[flow/design.v]
module DCIM (
    input clk,
    input rst_n,
    input in_valid,
    input [127:0] in_data1,
    input [127:0] in_data2,
    input [127:0] in_data3,
    input [127:0] in_data4, 
    output reg out_valid,
    output reg [12:0] O1,
    output reg [12:0] O2,
    output reg [12:0] O3,
    output reg [12:0] O4
);
reg [127:0] in_data1_dff, in_data2_dff, in_data3_dff, in_data4_dff;
always @(posedge clk) begin
    in_data1_dff <= in_data1;
    in_data2_dff <= in_data2;
    in_data3_dff <= in_data3;
    in_data4_dff <= in_data4;
end
reg in_valid_dff, in_valid_d2, in_valid_d3, in_valid_d4, in_valid_d5, in_valid_d6, in_valid_d7, in_valid_d8;
reg [1:0] cnt;
always @(posedge clk or negedge rst_n) begin
    if (!rst_n) begin
        in_valid_dff <= 1'b0;
        in_valid_d2 <= 1'b0;
        in_valid_d3 <= 1'b0;
        in_valid_d4 <= 1'b0;
        in_valid_d5 <= 1'b0;
        in_valid_d6 <= 1'b0;
        in_valid_d7 <= 1'b0;
        in_valid_d8 <= 1'b0;
    end
    else begin
        in_valid_dff <= in_valid;
        in_valid_d2 <= in_valid_dff;
        in_valid_d3 <= in_valid_d2;
        in_valid_d4 <= in_valid_d3;
        in_valid_d5 <= in_valid_d4;
        in_valid_d6 <= in_valid_d5;
        in_valid_d7 <= in_valid_d6;
        in_valid_d8 <= in_valid_d7;
    end
end
reg [4:0] sum1_1 [0:15], sum2_1 [0:15], sum3_1 [0:15], sum4_1 [0:15];
reg [5:0] sum1_2 [0:7], sum2_2 [0:7], sum3_2 [0:7], sum4_2 [0:7];
reg [6:0] sum1_3 [0:3], sum2_3 [0:3], sum3_3 [0:3], sum4_3 [0:3];
reg [7:0] sum1_4 [0:1], sum2_4 [0:1], sum3_4 [0:1], sum4_4 [0:1];
reg [8:0] sum1_5, sum2_5, sum3_5, sum4_5;
generate
    genvar i_1;
    for (i_1 = 0; i_1 < 16; i_1 = i_1 + 1) begin
        always @(posedge clk) begin
            sum1_1[i_1] <= in_data1_dff[127-i_1*8:124-i_1*8] + in_data1_dff[123-i_1*8:120-i_1*8];
            sum2_1[i_1] <= in_data2_dff[127-i_1*8:124-i_1*8] + in_data2_dff[123-i_1*8:120-i_1*8];
            sum3_1[i_1] <= in_data3_dff[127-i_1*8:124-i_1*8] + in_data3_dff[123-i_1*8:120-i_1*8];
            sum4_1[i_1] <= in_data4_dff[127-i_1*8:124-i_1*8] + in_data4_dff[123-i_1*8:120-i_1*8];
        end
    end
endgenerate
generate
    genvar i_2;
    for (i_2 = 0; i_2 < 8; i_2 = i_2 + 1) begin
        always @(posedge clk) begin
            sum1_2[i_2] <= sum1_1[i_2*2] + sum1_1[i_2*2+1];
            sum2_2[i_2] <= sum2_1[i_2*2] + sum2_1[i_2*2+1];
            sum3_2[i_2] <= sum3_1[i_2*2] + sum3_1[i_2*2+1];
            sum4_2[i_2] <= sum4_1[i_2*2] + sum4_1[i_2*2+1];
        end
    end
endgenerate
generate
    genvar i_3;
    for (i_3 = 0; i_3 < 4; i_3 = i_3 + 1) begin
        always @(posedge clk) begin
            sum1_3[i_3] <= sum1_2[i_3*2] + sum1_2[i_3*2+1];
            sum2_3[i_3] <= sum2_2[i_3*2] + sum2_2[i_3*2+1];
            sum3_3[i_3] <= sum3_2[i_3*2] + sum3_2[i_3*2+1];
            sum4_3[i_3] <= sum4_2[i_3*2] + sum4_2[i_3*2+1];
        end
    end
endgenerate
generate
    genvar i_4;
    for (i_4 = 0; i_4 < 2; i_4 = i_4 + 1) begin
        always @(posedge clk) begin
            sum1_4[i_4] <= sum1_3[i_4*2] + sum1_3[i_4*2+1];
            sum2_4[i_4] <= sum2_3[i_4*2] + sum2_3[i_4*2+1];
            sum3_4[i_4] <= sum3_3[i_4*2] + sum3_3[i_4*2+1];
            sum4_4[i_4] <= sum4_3[i_4*2] + sum4_3[i_4*2+1];
        end
    end
endgenerate
always @(posedge clk) begin
    sum1_5 <= sum1_4[0] + sum1_4[1];
    sum2_5 <= sum2_4[0] + sum2_4[1];
    sum3_5 <= sum3_4[0] + sum3_4[1];
    sum4_5 <= sum4_4[0] + sum4_4[1];
end
always @(posedge clk or negedge rst_n) begin
    if (!rst_n) begin
        cnt <= 2'd0;
    end
    else begin
        if (in_valid_d6) begin
            cnt <= cnt + 1;
        end
    end
end
reg [12:0] sum1, sum2, sum3, sum4;
always @(posedge clk or negedge rst_n) begin
    if (!rst_n) begin
        sum1 <= 13'b0;
        sum2 <= 13'b0;
        sum3 <= 13'b0;
        sum4 <= 13'b0;
    end
    else begin
        if (in_valid_d6) begin
            if (~|cnt) begin
                sum1 <= sum1_5;
                sum2 <= sum2_5;
                sum3 <= sum3_5;
                sum4 <= sum4_5;
            end else begin
                sum1 <= {sum1[11:0], 1'b0} + sum1_5;
                sum2 <= {sum2[11:0], 1'b0} + sum2_5;
                sum3 <= {sum3[11:0], 1'b0} + sum3_5;
                sum4 <= {sum4[11:0], 1'b0} + sum4_5;
            end
        end
    end
end
always @(posedge clk or negedge rst_n) begin
    if (!rst_n) begin
        O1 <= 13'b0;
        O2 <= 13'b0;
        O3 <= 13'b0;
        O4 <= 13'b0;
    end
    else begin
        if (in_valid_d7 & ~|cnt) begin
            O1 <= sum1;
            O2 <= sum2;
            O3 <= sum3;
            O4 <= sum4;
        end 
        else begin
            O1 <= 13'b0;
            O2 <= 13'b0;
            O3 <= 13'b0;
            O4 <= 13'b0;
        end
    end
end
always @(posedge clk or negedge rst_n) begin
    if (!rst_n) begin
        out_valid <= 1'b0;
    end
    else begin
        if (in_valid_d7 & ~|cnt) begin
            out_valid <= 1'b1;
        end
        else begin
            out_valid <= 1'b0;
        end
    end
end
endmodule
[flow/run.sh]
#!/bin/bash
# the make line also repeats each setting of config.mk as NAME=value (left out here)
make -C /OpenROAD-flow-scripts/flow DESIGN_CONFIG=/design/flow/config.mk WORK_HOME=/design/flow/orfs CLKGATE_MAP_FILE= finish
[flow/config.mk]
export PLATFORM = sky130hd
export DESIGN_NAME = DCIM
export DESIGN_NICKNAME = DCIM
export VERILOG_FILES = /design/flow/design.v
export SDC_FILE = /design/flow/constraint.sdc
export NUM_CORES = 4
export LEC_CHECK = 0
export ABC_AREA = 0
export CAP_MARGIN = 15
export CORE_MARGIN = 3
export CORE_UTILIZATION = 40
export CTS_CLUSTER_SIZE = 93
export HOLD_SLACK_MARGIN = 0.18
export MAX_ROUTING_LAYER = met4
export SETUP_SLACK_MARGIN = 0.06
export SLEW_MARGIN = 20
export TNS_END_PERCENT = 15
[flow/constraint.sdc]
create_clock -name core_clock -period 2.4 [get_ports {clk}]
set_input_delay 0.4800 -clock core_clock [delete_from_list [all_inputs] [get_ports {clk}]]
set_output_delay 0.4800 -clock core_clock [all_outputs]
set_load 0.01 [all_outputs]
==> insert_results.sql, run 1 <==
-- physical implementation figures
INSERT INTO impl_metrics (metric_group, metric, value, unit) VALUES
('clock_network', 'worst_skew_pair.late_latency', '0.77', 'ns'),
('setup_path', 'timing.critical_path.buf_inv', '1', ''),
('die', 'floorplan.die.height', '360', 'um'),
('clock_network', 'ctsLongestPathBuffers', '3', ''),
('logic_synthesis', 'synth_compound_gate_area_share', '0.0891', ''),
('die', 'fp_util', '0.404', ''),
('power_and_ir_drop', 'comb_cell_power', '0.0265', 'W'),
('setup_path', 'worst_flop_to_flop_path_endpoint', 'sum1[7]', ''),
('final_timing', 'worst_slew_pin_slew', '0.830', 'ns'),
('logic_synthesis', 'number_of_synthesis_warnings', '17', ''),
('power_and_ir_drop', 'power.internal', '0.0550', 'W'),
('clock_network', 'tritoncts', 'done', ''),
('logic_synthesis', 'synth.cellmix.simpleShare', '0.0545', ''),
('place', 'gp_congestion', '0.828', ''),
('setup_path', 'crit_type', 'reg -> reg', ''),
('power_and_ir_drop', 'pwr-share-clk', '0.287', ''),
('logic_synthesis', 'synth_top_area_share', '0.492', ''),
('setup_path', 'arrival', '2.86', 'ns'),
('final_timing', 'rsz0062_at_grt', 'yes', ''),
('logic_synthesis', 'synthFlopType', 'dfxtp_1', ''),
('logic_synthesis', 'enable_flop_cells', '0', ''),
('final_timing', 'post-route-worst-setup-slack', '0.157', 'ns'),
('power_and_ir_drop', 'power.density', '1180', 'nW/um2'),
('setup_path', 'worstReg2RegStart', 'sum1[0]', ''),
('global_route', 'largest_net_degree_at_the_start_of_global_routing', '54', ''),
('global_route', 'grt.met1_usage', '0.208', ''),
('global_route', 'globalRoute.totalOverflow', '0', ''),
('setup_path', 'crit_path_max_fanout', '4', ''),
('global_route', 'grt_util_met2', '0.292', ''),
('power_and_ir_drop', 'seq_power', '0.0307', 'W'),
('die', 'top_level_ports', '568', ''),
('logic_synthesis', 'top_cells_by_instance_count_after_synthesis', '1,236 x dfxtp_1, 633 x ha_1, 398 x inv_1', ''),
('place', 'io_buffer_count', '567', ''),
('logic_synthesis', 'netlist_logic_family_top', 'adder cells', ''),
('hold_path', 'worstHoldEndpoint', 'in_data3_dff[50]', ''),
('final_layout', 'area_growth_syn_to_layout', '35.6', '%'),
('final_timing', 'min_period', '2.24', 'ns'),
('clock_network', 'cts-htree-levels', '4', ''),
('logic_synthesis', 'mux_area_frac', '0.00279', ''),
('final_timing', 'finClkSkew', '0.0361', 'ns'),
('global_route', 'first_global_vias', '33800', ''),
('setup_path', 'timing.critical_path.depth', '8', ''),
('setup_path', 'worst_setup_path_startpoint', 'sum1[0]', ''),
('place', 'placed_cell_area', '58000', 'um2'),
('run_status', 'run_status', 'finished clean', ''),
('logic_synthesis', 'synthAdderAreaFrac', '0.209', ''),
('run', 'max-cap-violations', '0', ''),
('die', 'floorplan.die.width', '360', 'um'),
('setup_path', 'slowest_stage', 'fa_1', ''),
('setup_path', 'critPathRequiredTime', '3.02', 'ns'),
('logic_synthesis', 'yosysChipArea', '50300', 'um2'),
('logic_synthesis', 'synthesis.area', '50300', 'um2'),
('hold_path', 'worst_hold_startpoint', 'in_data3[50]', ''),
('global_route', 'grt.met3_usage', '0.0343', ''),
('final_timing', 'max_freq', '446', 'MHz'),
('logic_synthesis', 'mappedNetlistNets', '5396', ''),
('power_and_ir_drop', 'power_switching_share', '0.315', ''),
('logic_synthesis', 'synth-async-reset-ratio', '0.0844', ''),
('logic_synthesis', 'xor_share', '0.0640', ''),
('power_and_ir_drop', 'irDropWorstVdd', '655', 'uV'),
('detailed_routing', 'antenna_violating_nets_post_route', '0', ''),
('setup_path', 'chain_of_cells_forming_the_critical_path', 'ha_2, inv_1, fa_1, nor2b_2, o31a_1, o22ai_1, and4b_1, or3_1', ''),
('global_route', 'initial_antenna_violation_count', '34', ''),
('final_layout', 'fin_util', '0.548', ''),
('setup_path', 'max_incr_delay_on_cp', '0.40', 'ns'),
('hold_path', 'min_delay_path_depth', '1', ''),
('final_timing', 'slew_headroom', '0.442', ''),
('logic_synthesis', 'yosysUniqueCellTypes', '51', ''),
('final_layout', 'final_cell_area', '68200', 'um2'),
('place', 'dp_hpwl', '80300', 'um'),
('clock_network', 'count_of_buffers_added_by_post_cts_timing_repair_for_setup', '0', '');
==> through the flow <==
| stage | cells | total power, W |
|---|---|---|
| after floorplan | 4120 | 0.0492 |
| after global placement | 6308 | 0.0571 |
| after detailed placement | 6308 | 0.0574 |
| after CTS | 7073 | 0.0816 |
| after global routing | 7098 | 0.0863 |
| final | 7100 | 0.0803 |
==> per-layer routing <==
metal	up-vias	share of wire
met5	-	0
met4	0	0.028
met3	194	0.040
met2	584	0.49
met1	14400	0.44
li1	16200	-
==> area by class of cell <==
type	instances	area [um2]
fill	10300	56100
sequential	1350	27600
multi-input combinational	2343	21100
timing repair buffer	1080	10800
clock buffer	215	4340
tap	1637	2050
inverter	398	1490
clock inverter	51	749
antenna	26	65.1
==> timing repair <==
action / 4_1_cts / 5_1_grt
endpoints found under the setup margin: 0 / 7
endpoints found under the hold margin: 610 / 1
hold buffers: 499 / 1
resized: 0 / 4
==> run 2: changes to the inputs <==
- CORE_MARGIN: 3 -> 9
- CTS_CLUSTER_DIAMETER: not set -> 54
- HOLD_SLACK_MARGIN: 0.18 -> 0.14
- MIN_ROUTING_LAYER: not set -> met2
- SLEW_MARGIN: 20 -> 5
==> run 2 against run 1 <==
Compared with the run above: critical path depth is the same; sequential power is essentially flat; via count increased by 38%; worst setup slack got worse by 0.015 ns; global-route usage grew 8.1 points; clock skew fell by 0.00058 ns; synthesized area did not move; core utilization fell by 1.0 points; critical endpoint is now sum4[7]; power decreased by 0.41%; die area rose by 6.8%; combinational power up 2%; clock power fell by 4%.
==> insert_results.sql, run 2 <==
-- physical implementation figures
INSERT INTO impl_metrics (metric_group, metric, value, unit) VALUES
('place', 'gp_congestion', '0.856', ''),
('logic_synthesis', 'synth-cells-yosys', '4120', ''),
('detailed_routing', 'post-route-drc-count', '0', ''),
('place', 'place_worst_setup_slack', '0.117', 'ns'),
('hold_path', 'worst_hold_startpoint', 'in_data3[120]', ''),
('power_and_ir_drop', 'share_seq_of_total_power', '0.385', ''),
('detailed_routing', 'drt_iter0_markers', '3873', ''),
('run_status', 'run_status', 'finished clean', ''),
('run', 'total_number_of_warnings_across_the_stage_logs', '28', ''),
('setup_path', 'worst_flop_to_flop_path_endpoint', 'sum4[7]', ''),
('run', 'max-cap-violations', '0', ''),
('detailed_routing', 'drt-pass1-iter-count', '8', ''),
('setup_path', 'worst_setup_path_startpoint', 'sum4[0]', ''),
('logic_synthesis', 'synth_top_area_share', '0.492', ''),
('power_and_ir_drop', 'pwr-share-clk', '0.278', ''),
('power_and_ir_drop', 'power.leakage', '30.7', 'nW'),
('power_and_ir_drop', 'power', '0.0799', 'W'),
('setup_path', 'crit_path_max_fanout', '4', ''),
('final_layout', 'finalNetCount', '6479', ''),
('setup_path', 'chain_of_cells_forming_the_critical_path', 'ha_1, inv_1, fa_1, nor2b_2, o31a_1, o22ai_1, and4b_1, or3_1', ''),
('global_route', 'largest_net_degree_at_the_start_of_global_routing', '54', ''),
('die', 'num_rows', '129', ''),
('power_and_ir_drop', 'power_frac_comb', '0.337', ''),
('setup_path', 'timing.critical_path.to_type', 'register', ''),
('logic_synthesis', 'number_of_synthesis_warnings', '17', ''),
('logic_synthesis', 'proportion_of_synthesized_chip_area_in_sequential_cells', '0.549', ''),
('logic_synthesis', 'avgSynthCellArea', '12.2', 'um2'),
('hold_path', 'min_delay_path_depth', '1', ''),
('logic_synthesis', 'synthFlopType', 'dfxtp_1', ''),
('setup_path', 'timing.critical_path.to', 'sum4[7]', ''),
('final_timing', 'rsz0062_at_grt', 'yes', ''),
('final_layout', 'area_growth_syn_to_layout', '33.0', '%'),
('setup_path', 'crit_type', 'reg -> reg', ''),
('power_and_ir_drop', 'power.density', '1200', 'nW/um2'),
('clock_network', 'cts-htree-levels', '4', ''),
('logic_synthesis', 'xor_share', '0.0640', ''),
('final_timing', 'max_freq', '443', 'MHz'),
('logic_synthesis', 'enable_flop_cells', '0', ''),
('logic_synthesis', 'netlist.top_cell.by_area', 'dfxtp_1', ''),
('global_route', 'first_global_vias', '50000', ''),
('final_timing', 'finalHoldViolCount', '0', ''),
('power_and_ir_drop', 'power.internal', '0.0532', 'W'),
('clock_network', 'ctsLongestPathBuffers', '3', ''),
('setup_path', 'timing.critical_path.buf_inv', '1', ''),
('setup_path', 'worstReg2RegStart', 'sum4[0]', ''),
('setup_path', 'max_incr_delay_on_cp', '0.43', 'ns'),
('logic_synthesis', 'yosysChipArea', '50300', 'um2'),
('logic_synthesis', 'mux_area_frac', '0.00279', ''),
('die', 'core', '124000', 'um2'),
('logic_synthesis', 'top_cells_by_instance_count_after_synthesis', '1,236 x dfxtp_1, 633 x ha_1, 398 x inv_1', ''),
('power_and_ir_drop', 'power.net_switching', '0.0267', 'W'),
('detailed_routing', 'antenna_violating_nets_post_route', '0', ''),
('global_route', 'grt_usage', '0.255', ''),
('global_route', 'globalRoute.totalOverflow', '0', ''),
('final_timing', 'report.final.slew_viol_count', '0', ''),
('hold_path', 'holdCritPathClass', 'in -> reg', ''),
('setup_path', 'start_kind', 'register', ''),
('power_and_ir_drop', 'power-top-group', 'registers', ''),
('final_timing', 'finalClockPeriodUsage', '0.941', ''),
('final_timing', 'finClkSkew', '0.0355', 'ns'),
('logic_synthesis', 'synthAdderAreaFrac', '0.209', ''),
('final_timing', 'min_period', '2.26', 'ns'),
('setup_path', 'timing.reg2reg.setup_slack', '0.14', 'ns'),
('setup_path', 'worst_path_dominant_cell_family', 'simple AND/OR/NAND/NOR gates', ''),
('final_timing', 'worst_slew_pin_slew', '0.819', 'ns'),
('logic_synthesis', 'synthMostInstantiatedCell', 'dfxtp_1', ''),
('clock_network', 'tritoncts', 'done', ''),
('logic_synthesis', 'synthesis.area', '50300', 'um2'),
('power_and_ir_drop', 'powerClk', '0.0222', 'W'),
('logic_synthesis', 'register_bit_count_reported_by_yosys', '1350', ''),
('logic_synthesis', 'yosysUniqueCellTypes', '51', ''),
('clock_network', 'clk_transition_reported_paths', '0.07', 'ns'),
('logic_synthesis', 'synth.cellmix.simpleShare', '0.0545', ''),
('setup_path', 'critPathRequiredTime', '3.04', 'ns'),
('logic_synthesis', 'netlist_logic_family_top', 'adder cells', ''),
('detailed_routing', 'num_vias', '43200', ''),
('setup_path', 'timing.critical_path.depth', '8', ''),
('logic_synthesis', 'synth-async-reset-ratio', '0.0844', ''),
('global_route', 'initial_antenna_violation_count', '0', ''),
('power_and_ir_drop', 'comb_cell_power', '0.0270', 'W'),
('final_timing', 'timing.final.setup_violations', '0', ''),
('clock_network', 'tritoncts.num_buffers', '131', ''),
('logic_synthesis', 'synth_compound_gate_area_share', '0.0891', ''),
('clock_network', 'worst_skew_pair.late_latency', '0.76', 'ns'),
('place', 'dp_hpwl', '84100', 'um'),
('setup_path', 'arrival', '2.90', 'ns'),
('die', 'floorplan.die.height', '372', 'um'),
('final_timing', 'post-route-worst-setup-slack', '0.142', 'ns'),
('detailed_routing', 'detail_route.vias_per_cell', '6.19', ''),
('power_and_ir_drop', 'power_switching_share', '0.334', ''),
('logic_synthesis', 'mappedNetlistNets', '5396', ''),
('place', 'io_buffer_count', '567', ''),
('final_timing', 'hold-worst-slack', '0.191', 'ns'),
('die', 'top_level_ports', '568', ''),
('global_route', 'first_pass_grt_wire_length', '176000', 'um'),
('logic_synthesis', 'synth_top_area_cells', 'dfxtp_1 49%, ha_1 16%, dfrtp_1 5.7%, xnor2_1 5.4%, fa_1 5.1%', ''),
('die', 'fp_util', '0.404', ''),
('final_timing', 'fin_tns_setup', '0', 'ns'),
('setup_path', 'depth_of_the_worst_register_to_register_path', '8', ''),
('logic_synthesis', 'netlist_instances', '4120', ''),
('clock_network', 'clkSinkCount', '1350', ''),
('die', 'chip_area', '139000', 'um2'),
('power_and_ir_drop', 'irDropWorstVdd', '666', 'uV'),
('detailed_routing', 'finalWirelength', '113000', 'um'),
('power_and_ir_drop', 'seq_power', '0.0308', 'W'),
('detailed_routing', 'post_drt_wl_per_cell', '16.1', 'um'),
('setup_path', 'slowest_stage', 'fa_1', ''),
('hold_path', 'worstHoldEndpoint', 'in_data3_dff[120]', ''),
('die', 'floorplan.die.width', '372', 'um'),
('final_timing', 'slew_headroom', '0.450', ''),
('clock_network', 'clk_root_buffer_cell', 'clkbuf_16', '');
## run 2: timing repair
| item | 4_1_cts | 5_1_grt |
|---|---|---|
| hold buffers | 395 | 3 |
| buffers inserted | 0 | 2 |
| endpoints found under the setup margin | 0 | 11 |
| endpoints found under the hold margin | 506 | 3 |
| gates resized | 0 | 10 |
## run 2: per-layer routing
layer	GRT usage	routed length (um)
met3	0.328	44200
met5	-	0
met4	0.0459	5130
met2	0.299	63300
met1	-	0
## run 2: area by class of cell
type                    count  area [um2]
fillers                 10500       57400
flip-flops and latches   1350       27600
multi-input cells        2343       21100
repair buffers            979        9790
clock buffers             143        3480
well taps                1637        2050
inverters                 398        1490
clock inverters           101        1270
diodes                     34        85.1
## run 2: metrics by stage
stage / cell area (um2) / util / std cells
after floorplan: 50300 / - / 4120
after global placement: 58000 / 0.467 / 6307
after detailed placement: 58000 / 0.467 / 6307
after CTS: 66700 / 0.537 / 6946
after global routing: 66800 / 0.537 / 6951
final: 66900 / 0.538 / 6985
==> run 3: changes to the inputs <==
- ABC_AREA: 0 -> not set
- CAP_MARGIN: 15 -> 20
- CORE_MARGIN: 9 -> 2
- CORE_UTILIZATION: 40 -> 67
- CTS_CLUSTER_DIAMETER: 54 -> not set
- CTS_CLUSTER_SIZE: 93 -> 14
- HOLD_SLACK_MARGIN: 0.14 -> not set
- MAX_ROUTING_LAYER: met4 -> not set
- MIN_ROUTING_LAYER: met2 -> not set
- SETUP_SLACK_MARGIN: 0.06 -> not set
- SLEW_MARGIN: 5 -> 20
- TNS_END_PERCENT: 15 -> not set
- clock period: 2.4 -> 1.95 ns (I/O delays scaled with it)
==> run 3 against run 2 <==
Compared with the run above: the layout now fails its checks (negative setup slack); synthesized area unchanged; worst setup slack got worse by 0.21 ns; register-to-register slack worse by 0.21 ns; clock skew shrank 0.013 ns; critical endpoint is now sum1[9]; largest cell class unchanged; largest power group unchanged.
==> insert_results.sql, run 3 <==
-- physical implementation figures
INSERT INTO impl_metrics (metric_group, metric, value, unit) VALUES
('detailed_routing', 'post_drt_wl_per_cell', '16.9', 'um'),
('clock_network', 'clkSinkCount', '1350', ''),
('logic_synthesis', 'synthesis.area', '50300', 'um2'),
('power_and_ir_drop', 'seq_power', '0.0378', 'W'),
('global_route', 'first_pass_grt_wire_length', '159000', 'um'),
('setup_path', 'arrival', '2.61', 'ns'),
('detailed_routing', 'drt_iter0_markers', '1397', ''),
('die', 'core', '74300', 'um2'),
('global_route', 'grt_usage', '0.261', ''),
('clock_network', 'cts-htree-levels', '4', ''),
('setup_path', 'worst_setup_path_startpoint', 'sum1[0]', ''),
('logic_synthesis', 'number_of_synthesis_warnings', '17', ''),
('setup_path', 'depth_of_the_worst_register_to_register_path', '8', ''),
('final_layout', 'final_non_filler_cells', '5943', ''),
('power_and_ir_drop', 'irDropWorstVdd', '889', 'uV'),
('logic_synthesis', 'synth_top_area_cells', 'dfxtp_1 49%, ha_1 16%, dfrtp_1 5.7%, xnor2_1 5.4%, fa_1 5.1%', ''),
('logic_synthesis', 'top_cells_by_instance_count_after_synthesis', '1,236 x dfxtp_1, 633 x ha_1, 398 x inv_1', ''),
('hold_path', 'holdCritPathClass', 'in -> async', ''),
('logic_synthesis', 'synth.cellmix.simpleShare', '0.0545', ''),
('final_timing', 'finalHoldViolCount', '0', ''),
('logic_synthesis', 'yosysChipArea', '50300', 'um2'),
('logic_synthesis', 'register_bit_count_reported_by_yosys', '1350', ''),
('setup_path', 'critPathRequiredTime', '2.54', 'ns'),
('setup_path', 'crit_path_max_fanout', '4', ''),
('logic_synthesis', 'netlist.top_cell.by_area', 'dfxtp_1', ''),
('die', 'top_level_ports', '568', ''),
('run_status', 'failed_checks', 'negative setup slack', ''),
('power_and_ir_drop', 'pwr-share-clk', '0.270', ''),
('final_timing', 'fin_tns_setup', '-0.343', 'ns'),
('power_and_ir_drop', 'power.leakage', '29.5', 'nW'),
('final_timing', 'timing.final.setup_violations', '8', ''),
('detailed_routing', 'detail_route.vias_per_cell', '5.14', ''),
('setup_path', 'timing.critical_path.depth', '8', ''),
('clock_network', 'worst_skew_pair.late_latency', '0.73', 'ns'),
('final_timing', 'report.final.slew_viol_count', '0', ''),
('power_and_ir_drop', 'powerClk', '0.0266', 'W'),
('global_route', 'globalRoute.totalOverflow', '0', ''),
('setup_path', 'worst_path_dominant_cell_family', 'AND-OR/OR-AND gates', ''),
('run', 'total_number_of_warnings_across_the_stage_logs', '31', ''),
('place', 'io_buffer_count', '567', ''),
('power_and_ir_drop', 'share_seq_of_total_power', '0.384', ''),
('power_and_ir_drop', 'power', '0.0986', 'W'),
('logic_synthesis', 'netlist_logic_family_top', 'adder cells', ''),
('logic_synthesis', 'synth_compound_gate_area_share', '0.0891', ''),
('logic_synthesis', 'synthFlopType', 'dfxtp_1', ''),
('die', 'floorplan.die.height', '278', 'um'),
('die', 'num_rows', '100', ''),
('die', 'floorplan.die.width', '278', 'um'),
('power_and_ir_drop', 'power_frac_comb', '0.346', ''),
('final_timing', 'finClkSkew', '0.0224', 'ns'),
('final_timing', 'max_freq', '496', 'MHz'),
('clock_network', 'ctsLongestPathBuffers', '3', ''),
('die', 'chip_area', '77200', 'um2'),
('power_and_ir_drop', 'power-top-group', 'registers', ''),
('die', 'fp_util', '0.676', ''),
('detailed_routing', 'finalWirelength', '101000', 'um'),
('power_and_ir_drop', 'comb_cell_power', '0.0341', 'W'),
('setup_path', 'worstReg2RegStart', 'sum1[0]', ''),
('setup_path', 'worst_flop_to_flop_path_endpoint', 'sum1[9]', ''),
('power_and_ir_drop', 'power_switching_share', '0.318', ''),
('detailed_routing', 'drt-pass1-iter-count', '5', ''),
('clock_network', 'clk_root_buffer_cell', 'clkbuf_16', ''),
('logic_synthesis', 'synthMostInstantiatedCell', 'dfxtp_1', ''),
('power_and_ir_drop', 'power.internal', '0.0672', 'W'),
('final_timing', 'min_period', '2.02', 'ns'),
('logic_synthesis', 'xor_share', '0.0640', ''),
('setup_path', 'start_kind', 'register', ''),
('setup_path', 'timing.critical_path.buf_inv', '1', ''),
('run', 'max-cap-violations', '0', ''),
('detailed_routing', 'antenna_violating_nets_post_route', '0', ''),
('final_timing', 'rsz0062_at_grt', 'yes', ''),
('power_and_ir_drop', 'power.density', '1580', 'nW/um2'),
('power_and_ir_drop', 'power.net_switching', '0.0314', 'W'),
('final_timing', 'slew_headroom', '0.553', ''),
('global_route', 'initial_antenna_violation_count', '22', ''),
('clock_network', 'clk_transition_reported_paths', '0.06', 'ns'),
('logic_synthesis', 'mux_area_frac', '0.00279', ''),
('clock_network', 'tritoncts', 'done', ''),
('place', 'dp_hpwl', '74400', 'um'),
('place', 'gp_congestion', '0.910', ''),
('setup_path', 'chain_of_cells_forming_the_critical_path', 'ha_2, inv_2, fa_2, nor2b_4, o31a_1, o22ai_2, o2111a_1, a221o_1', ''),
('setup_path', 'timing.reg2reg.setup_slack', '-0.07', 'ns'),
('place', 'place_worst_setup_slack', '-0.0531', 'ns'),
('detailed_routing', 'post-route-drc-count', '0', ''),
('run_status', 'run_status', 'failed layout checks', ''),
('setup_path', 'timing.critical_path.to_type', 'register', ''),
('global_route', 'largest_net_degree_at_the_start_of_global_routing', '66', ''),
('detailed_routing', 'num_vias', '30600', ''),
('logic_synthesis', 'proportion_of_synthesized_chip_area_in_sequential_cells', '0.549', ''),
('place', 'placedCellCount', '5669', ''),
('final_timing', 'finalClockPeriodUsage', '1.03', ''),
('logic_synthesis', 'mappedNetlistNets', '5396', ''),
('logic_synthesis', 'synthAdderAreaFrac', '0.209', ''),
('logic_synthesis', 'synth-async-reset-ratio', '0.0844', ''),
('setup_path', 'slowest_stage', 'fa_2', ''),
('logic_synthesis', 'yosysUniqueCellTypes', '51', ''),
('setup_path', 'max_incr_delay_on_cp', '0.36', 'ns'),
('final_timing', 'worst_slew_pin_slew', '0.670', 'ns'),
('logic_synthesis', 'synth_top_area_share', '0.492', ''),
('logic_synthesis', 'enable_flop_cells', '0', ''),
('logic_synthesis', 'synth-cells-yosys', '4120', ''),
('clock_network', 'tritoncts.num_buffers', '136', ''),
('setup_path', 'timing.critical_path.to', 'sum1[9]', ''),
('final_layout', 'finalNetCount', '6128', ''),
('logic_synthesis', 'netlist_instances', '4120', ''),
('final_layout', 'area_growth_syn_to_layout', '24.5', '%'),
('logic_synthesis', 'avgSynthCellArea', '12.2', 'um2'),
('final_timing', 'post-route-worst-setup-slack', '-0.0663', 'ns'),
('global_route', 'first_global_vias', '32100', ''),
('setup_path', 'crit_type', 'reg -> reg', '');
## run 3: repair_timing
action | 4_1_cts | 5_1_grt
gates resized | 58 | 51
pin swaps | 15 | 31
setup endpoints to repair | 65 | 33
setup buffers | 5 | 8
hold endpoints to repair | 114 | 0
hold buffers | 1 | 0
## run 3: area by class of cell
cell class / instances / area [um2]
Inverter: 398 / 1490
Timing Repair Buffer: 623 / 6080
Clock buffer: 206 / 4120
Antenna cell: 11 / 27.5
Clock inverter: 43 / 611
Tap cell: 969 / 1210
Multi-Input combinational cell: 2343 / 21400
Sequential cell: 1350 / 27600
Fill cell: 4059 / 11800
## run 3: metrics by stage
step	utilization	hold WS [ns]	area (um2)
floorplan	-	0.0944	50300
global route	0.842	0.0658	62500
detailed placement	0.773	0.254	57500
finish	0.842	0.0739	62500
CTS	0.837	0.0440	62200
global placement	0.773	0.252	57500
## run 3: metal layers
metal | track usage | wire (um)
met5 | 0 | 91
met4 | 0.0938 | 2980
met3 | 0.0510 | 4880
met2 | 0.457 | 50100
met1 | 0.320 | 42600
==> run 4: changes to the inputs <==
- ABC_AREA: not set -> 1
- CORE_UTILIZATION: 67 -> 72
- CTS_CLUSTER_DIAMETER: not set -> 392
- CTS_CLUSTER_SIZE: 14 -> 99
- SETUP_SLACK_MARGIN: not set -> -0.11
- TNS_END_PERCENT: not set -> 10
- clock period: 1.95 -> 1.28 ns (I/O delays scaled with it)
==> run 4 against run 3 <==
Compared with the run above: the flow now stops in global routing (5_1_grt); synthesized cell count increased by 13%; synthesized area increased by 1.3%; die area decreased by 5.6%.
==> insert_results.sql, run 4 <==
-- physical implementation figures
INSERT INTO impl_metrics (metric_group, metric, value, unit) VALUES
('logic_synthesis', 'register_bit_count_reported_by_yosys', '1350', ''),
('logic_synthesis', 'synthFlopType', 'dfxtp_1', ''),
('global_route', 'grt_usage', '0.766', ''),
('logic_synthesis', 'synth_top_area_share', '0.486', ''),
('run_status', 'run_status', 'stopped before the end', ''),
('logic_synthesis', 'xor_share', '0.0583', ''),
('die', 'floorplan.die.height', '270', 'um'),
('clock_network', 'clkSinkCount', '1350', ''),
('logic_synthesis', 'synth_compound_gate_area_share', '0.0660', ''),
('logic_synthesis', 'netlist_instances', '4671', ''),
('place', 'dp_hpwl', '86300', 'um'),
('place', 'gp_congestion', '0.914', ''),
('logic_synthesis', 'synth_top_area_cells', 'dfxtp_1 49%, ha_1 16%, dfrtp_1 5.6%, fa_1 5.0%, nand2_1 4.6%', ''),
('logic_synthesis', 'number_of_synthesis_warnings', '17', ''),
('clock_network', 'clk_root_buffer_cell', 'clkbuf_16', ''),
('logic_synthesis', 'yosysChipArea', '50900', 'um2'),
('die', 'chip_area', '72900', 'um2'),
('logic_synthesis', 'netlist_logic_family_top', 'adder cells', ''),
('place', 'placedCellCount', '6425', ''),
('logic_synthesis', 'mux_area_frac', '0', ''),
('logic_synthesis', 'avgSynthCellArea', '10.9', 'um2'),
('die', 'num_rows', '97', ''),
('logic_synthesis', 'synthAdderAreaFrac', '0.206', ''),
('logic_synthesis', 'netlist.top_cell.by_area', 'dfxtp_1', ''),
('place', 'io_buffer_count', '567', ''),
('logic_synthesis', 'synthMostInstantiatedCell', 'dfxtp_1', ''),
('logic_synthesis', 'synthesis.area', '50900', 'um2'),
('die', 'fp_util', '0.727', ''),
('clock_network', 'cts-htree-levels', '1', ''),
('logic_synthesis', 'top_cells_by_instance_count_after_synthesis', '1,236 x dfxtp_1, 633 x ha_1, 619 x nand2_1', ''),
('die', 'top_level_ports', '568', ''),
('logic_synthesis', 'synth-cells-yosys', '4671', ''),
('run_status', 'last-stage-reached', 'global routing (5_1_grt)', ''),
('place', 'placed_cell_area', '59800', 'um2'),
('global_route', 'globalRoute.totalOverflow', '255', ''),
('die', 'core', '70000', 'um2'),
('die', 'floorplan.die.width', '270', 'um'),
('logic_synthesis', 'proportion_of_synthesized_chip_area_in_sequential_cells', '0.542', ''),
('logic_synthesis', 'synth-async-reset-ratio', '0.0844', ''),
('clock_network', 'ctsLongestPathBuffers', '3', ''),
('logic_synthesis', 'enable_flop_cells', '0', ''),
('logic_synthesis', 'mappedNetlistNets', '5947', ''),
('logic_synthesis', 'synth.cellmix.simpleShare', '0.0803', ''),
('clock_network', 'tritoncts.num_buffers', '17', ''),
('run_status', 'error_message', '[ERROR GRT-0232] Routing congestion too high. Check the congestion heatmap in the GUI.', ''),
('logic_synthesis', 'yosysUniqueCellTypes', '32', '');
-- run 4: per-stage QoR --
| step | total power (W) | utilization | TNS [ns] | setup slack [ns] |
|---|---|---|---|---|
| after floorplan | 0.0916 | - | -10.36 | -0.271 |
| after CTS | 0.132 | 0.939 | -48.87 | -0.342 |
| after global placement | 0.112 | 0.854 | -22.39 | -0.302 |
| after detailed placement | 0.115 | 0.854 | -32.74 | -0.372 |
-- run 4: timing repair --
action,in CTS
endpoints found under the hold margin,615
pin swaps,26
resized,406
buffers inserted,3
setup endpoints to repair,227
hold buffers,503
-- run 4: per-layer routing --
metal,global-route usage,GRT overflow
met1,0.734,0
met2,0.971,134
met3,0.570,2
met4,0.865,119
met5,0.120,0
==> run 5: changes to the inputs <==
- CORE_UTILIZATION: 72 -> 68
- CTS_CLUSTER_DIAMETER: 392 -> 372
- CTS_CLUSTER_SIZE: 99 -> 15
- GPL_ROUTABILITY_DRIVEN: not set -> 0
- MIN_ROUTING_LAYER: not set -> met1
- PLACE_DENSITY: not set -> 0.65
- SETUP_SLACK_MARGIN: -0.11 -> -0.02
- SLEW_MARGIN: 20 -> 15
- TNS_END_PERCENT: 10 -> not set
- clock period: 1.28 -> 2.03 ns (I/O delays scaled with it)
==> run 5 against run 4 <==
Compared with the run above: the run now finishes clean; die area grew 5.8%; synthesized area unchanged; synthesized cell count is the same.
==> insert_results.sql, run 5 <==
-- physical implementation figures
INSERT INTO impl_metrics (metric_group, metric, value, unit) VALUES
('die', 'fp_util', '0.685', ''),
('power_and_ir_drop', 'irDropWorstVdd', '948', 'uV'),
('hold_path', 'worstHoldEndpoint', 'in_data4_dff[71]', ''),
('clock_network', 'clk_root_buffer_cell', 'clkbuf_16', ''),
('logic_synthesis', 'synthMostInstantiatedCell', 'dfxtp_1', ''),
('die', 'floorplan.die.height', '278', 'um'),
('detailed_routing', 'post-route-drc-count', '0', ''),
('global_route', 'first_global_vias', '33500', ''),
('hold_path', 'worst_hold_startpoint', 'in_data4[71]', ''),
('place', 'dp_hpwl', '75200', 'um'),
('setup_path', 'worstReg2RegStart', 'sum1_3[0][0]', ''),
('run_status', 'run_status', 'finished clean', ''),
('power_and_ir_drop', 'power_switching_share', '0.342', ''),
('power_and_ir_drop', 'comb_cell_power', '0.0297', 'W'),
('setup_path', 'timing.critical_path.buf_inv', '1', ''),
('run', 'total_number_of_warnings_across_the_stage_logs', '28', ''),
('final_timing', 'finClkSkew', '0.0176', 'ns'),
('setup_path', 'crit_path_max_fanout', '1', ''),
('logic_synthesis', 'mappedNetlistNets', '5947', ''),
('logic_synthesis', 'synthFlopType', 'dfxtp_1', ''),
('setup_path', 'crit_type', 'reg -> out', ''),
('final_timing', 'min_period', '2.02', 'ns'),
('power_and_ir_drop', 'power.density', '1380', 'nW/um2'),
('final_layout', 'finalNetCount', '6607', ''),
('clock_network', 'ctsLongestPathBuffers', '3', ''),
('power_and_ir_drop', 'power', '0.0832', 'W'),
('logic_synthesis', 'yosysChipArea', '50900', 'um2'),
('global_route', 'grt_usage', '0.253', ''),
('logic_synthesis', 'netlist_logic_family_top', 'adder cells', ''),
('final_timing', 'timing.final.setup_violations', '0', ''),
('setup_path', 'timing.critical_path.depth', '1', ''),
('detailed_routing', 'drt-pass1-iter-count', '6', ''),
('clock_network', 'clk_transition_reported_paths', '0.07', 'ns'),
('logic_synthesis', 'register_bit_count_reported_by_yosys', '1350', ''),
('final_timing', 'finalClockPeriodUsage', '0.993', ''),
('logic_synthesis', 'synthAdderAreaFrac', '0.206', ''),
('clock_network', 'tritoncts', 'done', ''),
('setup_path', 'arrival', '1.61', 'ns'),
('logic_synthesis', 'synthesis.area', '50900', 'um2'),
('detailed_routing', 'antenna_violating_nets_post_route', '0', ''),
('die', 'chip_area', '77100', 'um2'),
('setup_path', 'worst_flop_to_flop_path_endpoint', 'sum1_4[0][6]', ''),
('global_route', 'initial_antenna_violation_count', '8', ''),
('global_route', 'first_pass_grt_wire_length', '158000', 'um'),
('detailed_routing', 'post_drt_wl_per_cell', '15.3', 'um'),
('setup_path', 'timing.critical_path.to_type', 'output pin', ''),
('die', 'num_rows', '100', ''),
('setup_path', 'depth_of_the_worst_register_to_register_path', '10', ''),
('final_timing', 'finalHoldViolCount', '0', '');
[run 5: metrics by stage]
stage | hold slack, ns | TNS (ns) | util | worst slack [ns]
after global placement | 0.333 | 0 | 0.778 | 0.363
after detailed placement | 0.335 | 0 | 0.778 | 0.286
after CTS | 0.149 | -0.0583 | 0.813 | -0.0169
final | 0.188 | 0 | 0.813 | 0.0132
after global routing | 0.151 | -0.123 | 0.813 | -0.0204
after floorplan | 0.110 | 0 | - | 0.445
[run 5: final cells by class]
| type | count | area [um2] |
|---|---|---|
| fillers | 4563 | 13900 |
| multi-input cells | 2683 | 20900 |
| clock buffers | 114 | 2530 |
| clock inverters | 6 | 67.6 |
| inverters | 615 | 2310 |
| repair buffers | 582 | 5820 |
| diodes | 4 | 10.0 |
| well taps | 969 | 1210 |
| flip-flops and latches | 1350 | 27600 |
[run 5: repair_timing]
item                                   4_1_cts  5_1_grt
pin swaps                                    0        0
endpoints found under the hold margin       26        0
setup endpoints to repair                    7        2
hold buffers                                 1        0
buffers inserted                             0        0
resized                                      7        2
gates cloned                                 0        0
[run 5: per-layer routing]
layer	vias to the layer above	part of all wire	GRT usage
met4	8	0.030	0.0800
met1	14800	0.41	0.298
met3	189	0.038	0.0382
met2	625	0.52	0.471
met5	-	0.00053	0
li1	16400	-	-
Power and IR drop assume default switching activity.
